Design axi_timer_averager, start of the top module:
module axi_timer_averager #(
    parameter integer DEFAULT_SAMPLES_SERIE = 2,
    parameter integer S_AXI_LITE_DATA_WIDTH = 32  ,
    parameter integer S_AXI_LITE_ADDR_WIDTH = 32
) (
    input  logic                                 CLK               ,
    input  logic                                 RESETN            ,
    input  logic [    S_AXI_LITE_ADDR_WIDTH-1:0] S_AXI_LITE_AWADDR ,
    input  logic [                          2:0] S_AXI_LITE_AWPROT ,
    input  logic                                 S_AXI_LITE_AWVALID,
    output logic                                 S_AXI_LITE_AWREADY,
    input  logic [    S_AXI_LITE_DATA_WIDTH-1:0] S_AXI_LITE_WDATA  ,
    input  logic [(S_AXI_LITE_DATA_WIDTH/8)-1:0] S_AXI_LITE_WSTRB  ,
    input  logic                                 S_AXI_LITE_WVALID ,
    output logic                                 S_AXI_LITE_WREADY ,
  ...
clock: 5.44 ns
lec_check: 0
abc_area: 1
cap_margin: 40
cell_pad_in_sites_detail_placement: 1
cell_pad_in_sites_global_placement: 3
core_margin: 6
core_utilization: 23
cts_cluster_diameter: 373
gpl_routability_driven: 1
gpl_timing_driven: 1
max_routing_layer: met4
place_density_lb_addon: 0.27
setup_slack_margin: 0.87
slew_margin: 20
tns_end_percent: 40
run.sh (not shown) runs the stock make flow with config.mk's settings and CLKGATE_MAP_FILE=.
The baseline went through all stages and came out clean.
==> next run, changes <==
- CAP_MARGIN: 40 -> 5
- CELL_PAD_IN_SITES_DETAIL_PLACEMENT: 1 -> 2
- CELL_PAD_IN_SITES_GLOBAL_PLACEMENT: 3 -> 1
- CORE_MARGIN: 6 -> 2
- CORE_UTILIZATION: 23 -> 35
- CTS_CLUSTER_DIAMETER: 373 -> unset
- GPL_TIMING_DRIVEN: 1 -> unset
- MIN_ROUTING_LAYER: unset -> met2
- PLACE_DENSITY_LB_ADDON: 0.27 -> 0.13
- SETUP_SLACK_MARGIN: 0.87 -> -0.64
- SLEW_MARGIN: 20 -> 10
- TNS_END_PERCENT: 40 -> unset
- clock period: 5.44 -> 8.0 ns (I/O delays scaled with it)
The new run aborted during 5_1_grt on GRT-0116.
Area after synthesis stays the same.
Synthesized cell count is unchanged.
Die size went down by about 37%.
==> next run, changes <==
- ABC_AREA: 1 -> unset
- CAP_MARGIN: 5 -> 20
- CELL_PAD_IN_SITES_DETAIL_PLACEMENT: 2 -> 1
- CELL_PAD_IN_SITES_GLOBAL_PLACEMENT: 1 -> 2
- CORE_UTILIZATION: 35 -> 29
- MAX_ROUTING_LAYER: met4 -> unset
- MIN_ROUTING_LAYER: met2 -> unset
- PLACE_DENSITY_LB_ADDON: 0.13 -> unset
- SETUP_SLACK_MARGIN: -0.64 -> unset
- SLEW_MARGIN: 10 -> 20
- clock period: 8.0 -> 9.27 ns (I/O delays scaled with it)
What happened: With this change the flow finished with timing, DRC and antenna clean. Synthesized cell count fell by 33%. Area after synthesis fell by 9.9%. Die area rose by 8.6%.

========
## job 2680
axi_timer_averager again, from the RTL that the note above started with.
Settings: LEC_CHECK=0, CAP_MARGIN=20, CELL_PAD_IN_SITES_DETAIL_PLACEMENT=0, CELL_PAD_IN_SITES_GLOBAL_PLACEMENT=2, CORE_MARGIN=2, CORE_UTILIZATION=46, CTS_CLUSTER_SIZE=99, GPL_ROUTABILITY_DRIVEN=1, SLEW_MARGIN=20; clock period 5.49 ns.
### job 2680 -> job 8329
- an added PLACE_DENSITY_LB_ADDON of 0.29
- a change of SLEW_MARGIN from 20 to 25
- a deleted GPL_ROUTABILITY_DRIVEN that had been 1
- a deleted CELL_PAD_IN_SITES_GLOBAL_PLACEMENT that had been 2
- a change of CTS_CLUSTER_SIZE from 99 to 43
- an added MIN_ROUTING_LAYER of met2
- a deleted CELL_PAD_IN_SITES_DETAIL_PLACEMENT that had been 0
- a change of CORE_UTILIZATION from 46 to 40
- an added CTS_CLUSTER_DIAMETER of 33
- an added GPL_TIMING_DRIVEN of 0
- a change of CORE_MARGIN from 2 to 5
- a change of the clock period (ns, I/O delays scaled along) from 5.49 to 8.0
Results
Job 8329 ends up with a vertical die dimension that is about 9% higher than in job 2680.
Compared with job 2680, job 8329 shows total placed cells including tap cells that has gone up by more than 10%.
Post-synthesis instance area of job 2680 is on par with job 8329.
Of job 2680 and job 8329, only job 2680 finishes the flow clean.
Job 8329 -> job 2680: number of clock sinks seen by CTS delta 0, exact match
diff inputs: job 8329 => job 3123
- GPL_ROUTABILITY_DRIVEN: unset -> 1
- PLACE_DENSITY_LB_ADDON: 0.29 -> unset
- MIN_ROUTING_LAYER: met2 -> unset
- CTS_CLUSTER_SIZE: 43 -> unset
- CELL_PAD_IN_SITES_GLOBAL_PLACEMENT: unset -> 2
- GPL_TIMING_DRIVEN: 0 -> unset
- SLEW_MARGIN: 25 -> 20
- CORE_MARGIN: 5 -> 2
- CELL_PAD_IN_SITES_DETAIL_PLACEMENT: unset -> 1
- CTS_CLUSTER_DIAMETER: 33 -> unset
- the clock period (ns, I/O delays scaled along): 8.0 -> 3.79
### Flow results
The final layout from job 3123, which completed every stage, passed the timing, design-rule and antenna checks at the end of the flow. Placed instance area was lower in the run labelled job 8329. Row die area: job 3123 lower / job 8329 higher. Estimated wirelength of the detail-placed design ends up higher on job 8329. Placer congestion estimate: job 8329 and job 3123 compared, lower one is job 3123. Diff job 8329 -> job 3123: worst slack at placement -2.72 ns; width of the chip -about 2.2%; number of buffer cells added on primary ports +3.3%.

========
run 1:
Starting RTL as in the previous note.
Settings: LEC_CHECK=0, CAP_MARGIN=20, CELL_PAD_IN_SITES_DETAIL_PLACEMENT=1, CELL_PAD_IN_SITES_GLOBAL_PLACEMENT=2, CORE_MARGIN=2, CORE_UTILIZATION=35, GPL_ROUTABILITY_DRIVEN=1, SLEW_MARGIN=20; clock period 4.58 ns.
The following lists how run 2 was set up differently from run 1:
# run 1
export LEC_CHECK = 0
export CAP_MARGIN = 20
export CELL_PAD_IN_SITES_DETAIL_PLACEMENT = 1
export CELL_PAD_IN_SITES_GLOBAL_PLACEMENT = 2
export CORE_MARGIN = 2
export CORE_UTILIZATION = 35
export GPL_ROUTABILITY_DRIVEN = 1
export SLEW_MARGIN = 20
create_clock -name core_clock -period 4.58 [get_ports {CLK}]
# run 2
export LEC_CHECK = 0
export CAP_MARGIN = 20
export CELL_PAD_IN_SITES_DETAIL_PLACEMENT = 0
export CELL_PAD_IN_SITES_GLOBAL_PLACEMENT = 0
export CORE_MARGIN = 6
export CORE_UTILIZATION = 72
export CTS_CLUSTER_DIAMETER = 256
export GPL_ROUTABILITY_DRIVEN = 1
export GPL_TIMING_DRIVEN = 1
export MAX_ROUTING_LAYER = met5
export PLACE_DENSITY_LB_ADDON = 0.27
export SETUP_SLACK_MARGIN = 0.64
export SLEW_MARGIN = 20
export TNS_END_PERCENT = 5
create_clock -name core_clock -period 2.94 [get_ports {CLK}]
==> results <==
Of run 2 and run 1, run 1 shows the higher die outline height, with run 2 below it. Run 2 ended up with a lower number of rows in the core area than run 1 did. Going from run 1 to run 2, the die area was shrunk. Run 2: number of gates resized after CTS 30 above run 1. Run 2 vs run 1 on overall die width: run 2 is the lower one. Cmp run 2 and run 1 / number of buffers added for setup after CTS / lower: run 1. Average footprint of a synthesized cell essentially unchanged between run 2 and run 1. Run 1 -> run 2: area figure in the yosys stat output flat. When the final numbers for run 2 and run 1 were put side by side, the area inside the core boundary turned out to be greater in run 1. Number of synthesized flops with an enable pin: run 2 vs run 1 identical. Status: run 2 FAILED at global routing (tool error). Run 1 was carried through to the last stage, and its layout satisfied the timing, design-rule and antenna checks. Sequential share of the synthesized area came out exactly the same in run 2 and run 1.
The following lists how run 3 was set up differently from run 2:
# run 2
export LEC_CHECK = 0
export CAP_MARGIN = 20
export CELL_PAD_IN_SITES_DETAIL_PLACEMENT = 0
export CELL_PAD_IN_SITES_GLOBAL_PLACEMENT = 0
export CORE_MARGIN = 6
export CORE_UTILIZATION = 72
export CTS_CLUSTER_DIAMETER = 256
export GPL_ROUTABILITY_DRIVEN = 1
export GPL_TIMING_DRIVEN = 1
export MAX_ROUTING_LAYER = met5
export PLACE_DENSITY_LB_ADDON = 0.27
export SETUP_SLACK_MARGIN = 0.64
export SLEW_MARGIN = 20
export TNS_END_PERCENT = 5
create_clock -name core_clock -period 2.94 [get_ports {CLK}]
# run 3
export LEC_CHECK = 0
export CAP_MARGIN = 20
export CELL_PAD_IN_SITES_DETAIL_PLACEMENT = 0
export CELL_PAD_IN_SITES_GLOBAL_PLACEMENT = 2
export CORE_MARGIN = 2
export CORE_UTILIZATION = 63
export CTS_CLUSTER_DIAMETER = 374
export CTS_CLUSTER_SIZE = 99
export GPL_ROUTABILITY_DRIVEN = 1
export PLACE_DENSITY = 0.37
export SLEW_MARGIN = 20
create_clock -name core_clock -period 5.49 [get_ports {CLK}]
Notes after the runs:
Run 3: GPL-0301 in global placement without I/O -> run aborted
In the metrics for run 3 and run 2, the one carrying the higher die boundary width is run 3.
Chip area from the yosys synthesis statistics came out exactly the same in run 3 and run 2.
Taking run 2 as 1.0, run 3 lands at 1.06 on die area.
From run 2 to run 3 the numbers moved as follows: row count picked up an extra about 7%; die height picked up an extra 5.7 um; core utilization before placement lost 9.4 points.
Run 2 -> run 3: register bit total from synthesis flat
diff inputs: run 3 => run 4
# run 3
export LEC_CHECK = 0
export CAP_MARGIN = 20
export CELL_PAD_IN_SITES_DETAIL_PLACEMENT = 0
export CELL_PAD_IN_SITES_GLOBAL_PLACEMENT = 2
export CORE_MARGIN = 2
export CORE_UTILIZATION = 63
export CTS_CLUSTER_DIAMETER = 374
export CTS_CLUSTER_SIZE = 99
export GPL_ROUTABILITY_DRIVEN = 1
export PLACE_DENSITY = 0.37
export SLEW_MARGIN = 20
create_clock -name core_clock -period 5.49 [get_ports {CLK}]
# run 4
export LEC_CHECK = 0
export CAP_MARGIN = 20
export CELL_PAD_IN_SITES_DETAIL_PLACEMENT = 0
export CELL_PAD_IN_SITES_GLOBAL_PLACEMENT = 2
export CORE_MARGIN = 2
export CORE_UTILIZATION = 46
export GPL_ROUTABILITY_DRIVEN = 1
export SLEW_MARGIN = 20
create_clock -name core_clock -period 2.67 [get_ports {CLK}]
Results
No final results exist for run 3, since it was stopped by error GPL-0301 during global placement without I/O. To summarise run 4: no stage aborted, but the layout did not pass its checks, failing on negative setup slack. Area of the core: run 4 worse than run 3. Pre-placement core utilization, run 4 and run 3: larger value in run 3. Number of rows in the core area went up by more than 10% going from run 3 to run 4. Comparing vertical extent of the die for run 4 and run 3, the smaller number came from run 3.

========
Setup of P:
axi_timer_averager again, from the RTL that the note above started with.
==> flow/config.mk <==
export PLATFORM = sky130hd
export DESIGN_NAME = axi_timer_averager
export DESIGN_NICKNAME = axi_timer_averager
export VERILOG_FILES = /design/flow/design.v
export SDC_FILE = /design/flow/constraint.sdc
export NUM_CORES = 4
export LEC_CHECK = 0
export CAP_MARGIN = 20
export CELL_PAD_IN_SITES_DETAIL_PLACEMENT = 0
export CELL_PAD_IN_SITES_GLOBAL_PLACEMENT = 2
export CORE_MARGIN = 2
export CORE_UTILIZATION = 43
export CTS_CLUSTER_DIAMETER = 256
export GPL_ROUTABILITY_DRIVEN = 1
export GPL_TIMING_DRIVEN = 1
export MAX_ROUTING_LAYER = met5
export PLACE_DENSITY_LB_ADDON = 0.01
export SETUP_SLACK_MARGIN = 0.87
export SLEW_MARGIN = 20
export TNS_END_PERCENT = 5
==> flow/constraint.sdc <==
create_clock -name core_clock -period 3.34 [get_ports {CLK}]
set_input_delay 0.6680 -clock core_clock [delete_from_list [all_inputs] [get_ports {CLK}]]
set_output_delay 0.6680 -clock core_clock [all_outputs]
set_load 0.01 [all_outputs]
Looking at the reports, P completed the entire flow and the layout it produced met the timing, design-rule and antenna checks.
#### Input delta (Q over P)
- removing MAX_ROUTING_LAYER (formerly met5)
- setting MIN_ROUTING_LAYER to met2 for the first time
- removing SETUP_SLACK_MARGIN (formerly 0.87)
- removing TNS_END_PERCENT (formerly 5)
- changing PLACE_DENSITY_LB_ADDON from 0.01 to 0.22
- changing CTS_CLUSTER_DIAMETER from 256 to 33
- changing CORE_MARGIN from 2 to 5
- changing CORE_UTILIZATION from 43 to 40
- setting CTS_CLUSTER_SIZE to 43 for the first time
- changing SLEW_MARGIN from 20 to 25
- removing GPL_ROUTABILITY_DRIVEN (formerly 1)
- removing CELL_PAD_IN_SITES_DETAIL_PLACEMENT (formerly 0)
- changing GPL_TIMING_DRIVEN from 1 to 0
- setting CORE_ASPECT_RATIO to 0.58 for the first time
- removing CELL_PAD_IN_SITES_GLOBAL_PLACEMENT (formerly 2)
- changing the clock period (ns, I/O delays scaled along) from 3.34 to 8.0
--- outcome ---
- On routability congestion estimate from global placement, the higher figure sits with Q, not P.
- Status(Q) = ERROR, stage = global routing
- P: PASS, flow complete, no timing, DRC or antenna violations
- Sort P and Q by starting utilization of the core area, ascending, and Q comes first.
- Q reports a higher number of cells after detailed placement than P does.
- Delta (Q minus P): total half-perimeter wirelength after legalization and detailed placement went up; height of the chip down about 18%.
--- input diff Q..R ---
- CELL_PAD_IN_SITES_DETAIL_PLACEMENT: unset -> 2
- MAX_ROUTING_LAYER: unset -> met4
- SETUP_SLACK_MARGIN: unset -> -0.31
- HOLD_SLACK_MARGIN: unset -> 0.18
- CTS_CLUSTER_DIAMETER: 33 -> unset
- CORE_UTILIZATION: 40 -> 35
- GPL_ROUTABILITY_DRIVEN: unset -> 0
- TNS_END_PERCENT: unset -> 45
- SLEW_MARGIN: 25 -> 35
- CELL_PAD_IN_SITES_GLOBAL_PLACEMENT: unset -> 1
- PLACE_DENSITY_LB_ADDON: 0.22 -> 0.13
- CAP_MARGIN: 20 -> 35
- ABC_AREA: unset -> 1
- MIN_ROUTING_LAYER: met2 -> met1
- CORE_MARGIN: 5 -> 2
- CTS_CLUSTER_SIZE: 43 -> 13
- CORE_ASPECT_RATIO: 0.58 -> unset
==> results <==
R is listed as incomplete: the tool reported an error in global routing and the run ended there.
From Q to R the numbers moved as follows: post-synthesis share of cell area spent on and, or, nand and nor gates higher, area fraction in full adders, half adders and majority gates lower, chip area in the Yosys report higher, die area higher.
Relative to Q, the mux share of post-synthesis cell area of R is lower by 5.8 points.
